// calculator
module calculator(
	input newkey,
	input [4:0] keycode,
	input clk,
	input rst,
	output reg [19:0] x,
	output reg led							 
	);
	localparam PLUS = 1'd0;					 
	localparam TIMES = 1'd1;				 
	localparam CLEAR20 = 20'd0;				 
	localparam CLEAR2 = 2'd0;				 
	localparam CLEAR1 = 1'd0;				 
	reg [19:0] y;
	reg op;
	reg [19:0] nextX;
	reg [19:0] nextY;
	reg nextOp;
	reg nextLED;
	reg [2:0] select;
	wire [19:0] sum;
	wire [19:0] product;
	wire [19:0] result;
	wire [19:0] ovp;						 
	wire ovs;								 
	always @ (posedge clk)
		begin
			if (rst)
				begin
					x <= CLEAR20;
					y <= CLEAR20;
					op <= CLEAR1;
					led <= CLEAR1;
				end
			else
				begin
					x <= nextX;
					y <= nextY;
					op <= nextOp;
					led <= nextLED;
				end
		end
  always @ (select, x, y, op, led, result, ovp, ovs, keycode)
		case(select)
			3'd0:						 
				begin
              		nextX = x;
					nextY = y;
					nextOp = op;
					nextLED = led;
				end
			3'd1:						 
				begin
              		nextX = CLEAR20;
					nextY = x;
					nextOp = PLUS;
					nextLED = CLEAR1;
				end
			3'd2:						 
				begin
              		nextX = CLEAR20;
					nextY = x;
					nextOp = TIMES;
					nextLED = CLEAR1;
				end
			3'd3:						 
				begin
              		nextX = result;
					nextY = y;
					nextOp = op;
					nextLED = op ? (ovp != 0) : ovs;
				end	
			3'd4:						 
				begin
              		nextX = CLEAR20;
					nextY = CLEAR20;
					nextOp = CLEAR1;				 
					nextLED = CLEAR1;
  ...
Settings: LEC_CHECK=0, ABC_AREA=1, CAP_MARGIN=20, CORE_ASPECT_RATIO=0.5, CORE_MARGIN=2, CORE_UTILIZATION=63, CTS_CLUSTER_DIAMETER=333, CTS_CLUSTER_SIZE=98, HOLD_SLACK_MARGIN=0.12, MAX_ROUTING_LAYER=met4, MIN_ROUTING_LAYER=met1, PLACE_DENSITY=0.35, SETUP_SLACK_MARGIN=3.1, SLEW_MARGIN=15, TNS_END_PERCENT=40; clock period 13.3 ns.
run.sh (not shown) runs the stock make flow with config.mk's settings and CLKGATE_MAP_FILE=.
Next try:
ABC_AREA = default   (was 1)
CORE_ASPECT_RATIO = 1.42   (was 0.5)
CORE_UTILIZATION = 36   (was 63)
SETUP_SLACK_MARGIN = default   (was 3.1)
=> The new run completed with no timing, DRC or antenna violations. Design area came out lower by a few percent. Cell count is lower by roughly a tenth. Register-to-register slack degrades by 0.31 ns. Hold slack loses 0.030 ns. Power drops by roughly a tenth. Worst setup slack got worse by 0.31 ns. Clock power is about the same. Synthesized cell count came out lower by a quarter to a third. Utilization came out lower by 29 points.
Next try:
ABC_AREA = 1   (was default)
CORE_UTILIZATION = 72   (was 36)
CTS_CLUSTER_SIZE = default   (was 98)
PLACE_DENSITY = default   (was 0.35)
SETUP_SLACK_MARGIN = -0.32   (was default)
TNS_END_PERCENT = 100   (was 40)
The new run went through all stages and came out clean.
Worst setup slack gets better by 0.34 ns.
Wire length is lower by 6.4%.
Sequential cell count stays the same.
Total power is higher by 17%.
Next try:
ABC_AREA = default   (was 1)
CORE_UTILIZATION = 63   (was 72)
CTS_CLUSTER_SIZE = 98   (was default)
PLACE_DENSITY = 0.55   (was default)
SETUP_SLACK_MARGIN = 3.1   (was -0.32)
TNS_END_PERCENT = 40   (was 100)
=> Fmax decreases by a little under a tenth. Sequential share of layout area increases by 0.28 points. Routed wire length decreases by roughly a tenth. Synthesized cell count decreases by a quarter to a third. First-iteration DRC count decreases by well over a third. Combinational power decreases by about a fifth. Register-to-register slack gets worse by 0.61 ns. Final cell count decreases by about a fifth. Global-route usage decreases by 7.4 points. Synthesized area decreases by a few percent.


Setup of v6:
calculator again, from the RTL that the note above started with.
## calculator
module calculator(
	input newkey,
	input [4:0] keycode,
	input clk,
	input rst,
	output reg [19:0] x,
	output reg led							 
	);
Settings: LEC_CHECK=0, CAP_MARGIN=20, CORE_ASPECT_RATIO=1.42, CORE_MARGIN=2, CORE_UTILIZATION=72, CTS_CLUSTER_DIAMETER=42, HOLD_SLACK_MARGIN=-0.09, MAX_ROUTING_LAYER=met4, MIN_ROUTING_LAYER=met1, PLACE_DENSITY_LB_ADDON=0.01, SETUP_SLACK_MARGIN=1.73, SLEW_MARGIN=15, TNS_END_PERCENT=40; clock period 7.13 ns.
Every stage of v6 finished as expected; the final checks, on the other hand, flagged setup timing, which means the layout fails.
Changes in v7 relative to v6:
diff --git a/flow/config.mk b/flow/config.mk
--- a/flow/config.mk
+++ b/flow/config.mk
@@ -10,4 +10,4 @@
 export CORE_MARGIN = 2
-export CORE_UTILIZATION = 72
-export CTS_CLUSTER_DIAMETER = 42
+export CORE_UTILIZATION = 66
+export CTS_CLUSTER_DIAMETER = 333
 export HOLD_SLACK_MARGIN = -0.09
@@ -15,4 +15,3 @@
 export MIN_ROUTING_LAYER = met1
-export PLACE_DENSITY_LB_ADDON = 0.01
-export SETUP_SLACK_MARGIN = 1.73
+export SETUP_SLACK_MARGIN = 1.23
 export SLEW_MARGIN = 15
==> results <==
- Between v6 and v7, relative slew slack increased.
- v7 ends up with lower final RePlAce weighted congestion than v6 does.
- Summary of v7 over v6: standard cell core area saw an increase, detailed route wirelength on metal3 now smaller.
- [v7 vs v6] via count: lower in v7
- On total track usage: v7 sits below v6.
- In v7 the power spent charging and discharging nets turned out about 1.7% lower than in v6.
- Having completed the whole flow, v7 delivered a layout that passed the timing, DRC and antenna checks.
- v6: all stages done; final checks FAILED (setup timing).
- The routed wire length of v7 falls short of that of v6 by 3300 um.
- On worst hold slack after final layout, v6 beats v7.
- Final hold violation count: v7 vs v6 identical


Starting RTL as in the previous note.
export LEC_CHECK = 0
export CAP_MARGIN = 0
export CORE_MARGIN = 2
export CORE_UTILIZATION = 72
export CTS_CLUSTER_DIAMETER = 395
export CTS_CLUSTER_SIZE = 10
export PLACE_DENSITY = 0.38
export SETUP_SLACK_MARGIN = 0.37
export SLEW_MARGIN = 20
export TNS_END_PERCENT = 5
create_clock -name core_clock -period 5.61 [get_ports {clk}]
The baseline produced a layout that fails on setup timing.
Rerun with:
Settings changed: CAP_MARGIN 0 to 20, CTS_CLUSTER_DIAMETER 395 to default, CTS_CLUSTER_SIZE 10 to default, PLACE_DENSITY 0.38 to 0.35, SETUP_SLACK_MARGIN 0.37 to default, TNS_END_PERCENT 5 to default.
Clock period 5.61 ns to 6.49 ns, I/O delays scaled along.
What happened: The changed run completed, yet does not pass: setup timing; flip-flop count stays the same; non-clock buffer count falls by 36; routed wire length goes up by a few percent; critical path depth goes up by 2; area after synthesis is unchanged; global-route usage rises by 1.6 points; power shrinks by about a fifth; via count barely changes; worst setup slack is better by 760 ps; worst hold slack degrades by 10 ps.
Rerun with:
Settings changed: CTS_CLUSTER_DIAMETER from default to 29, MAX_ROUTING_LAYER from default to met4.
Clock period 6.49 ns to 7.97 ns, I/O delays scaled along.
The changed run went through all stages and came out clean.
Synthesized area stays the same.
Core utilization fell by 8.2 points.
Wire length fell by roughly a tenth.
Power fell by a quarter to a third.
Critical path depth fell by 1.
Non-clock buffer count fell by 196.
Clock-buffer cell count is unchanged.
Power and IR drop assume default switching activity.
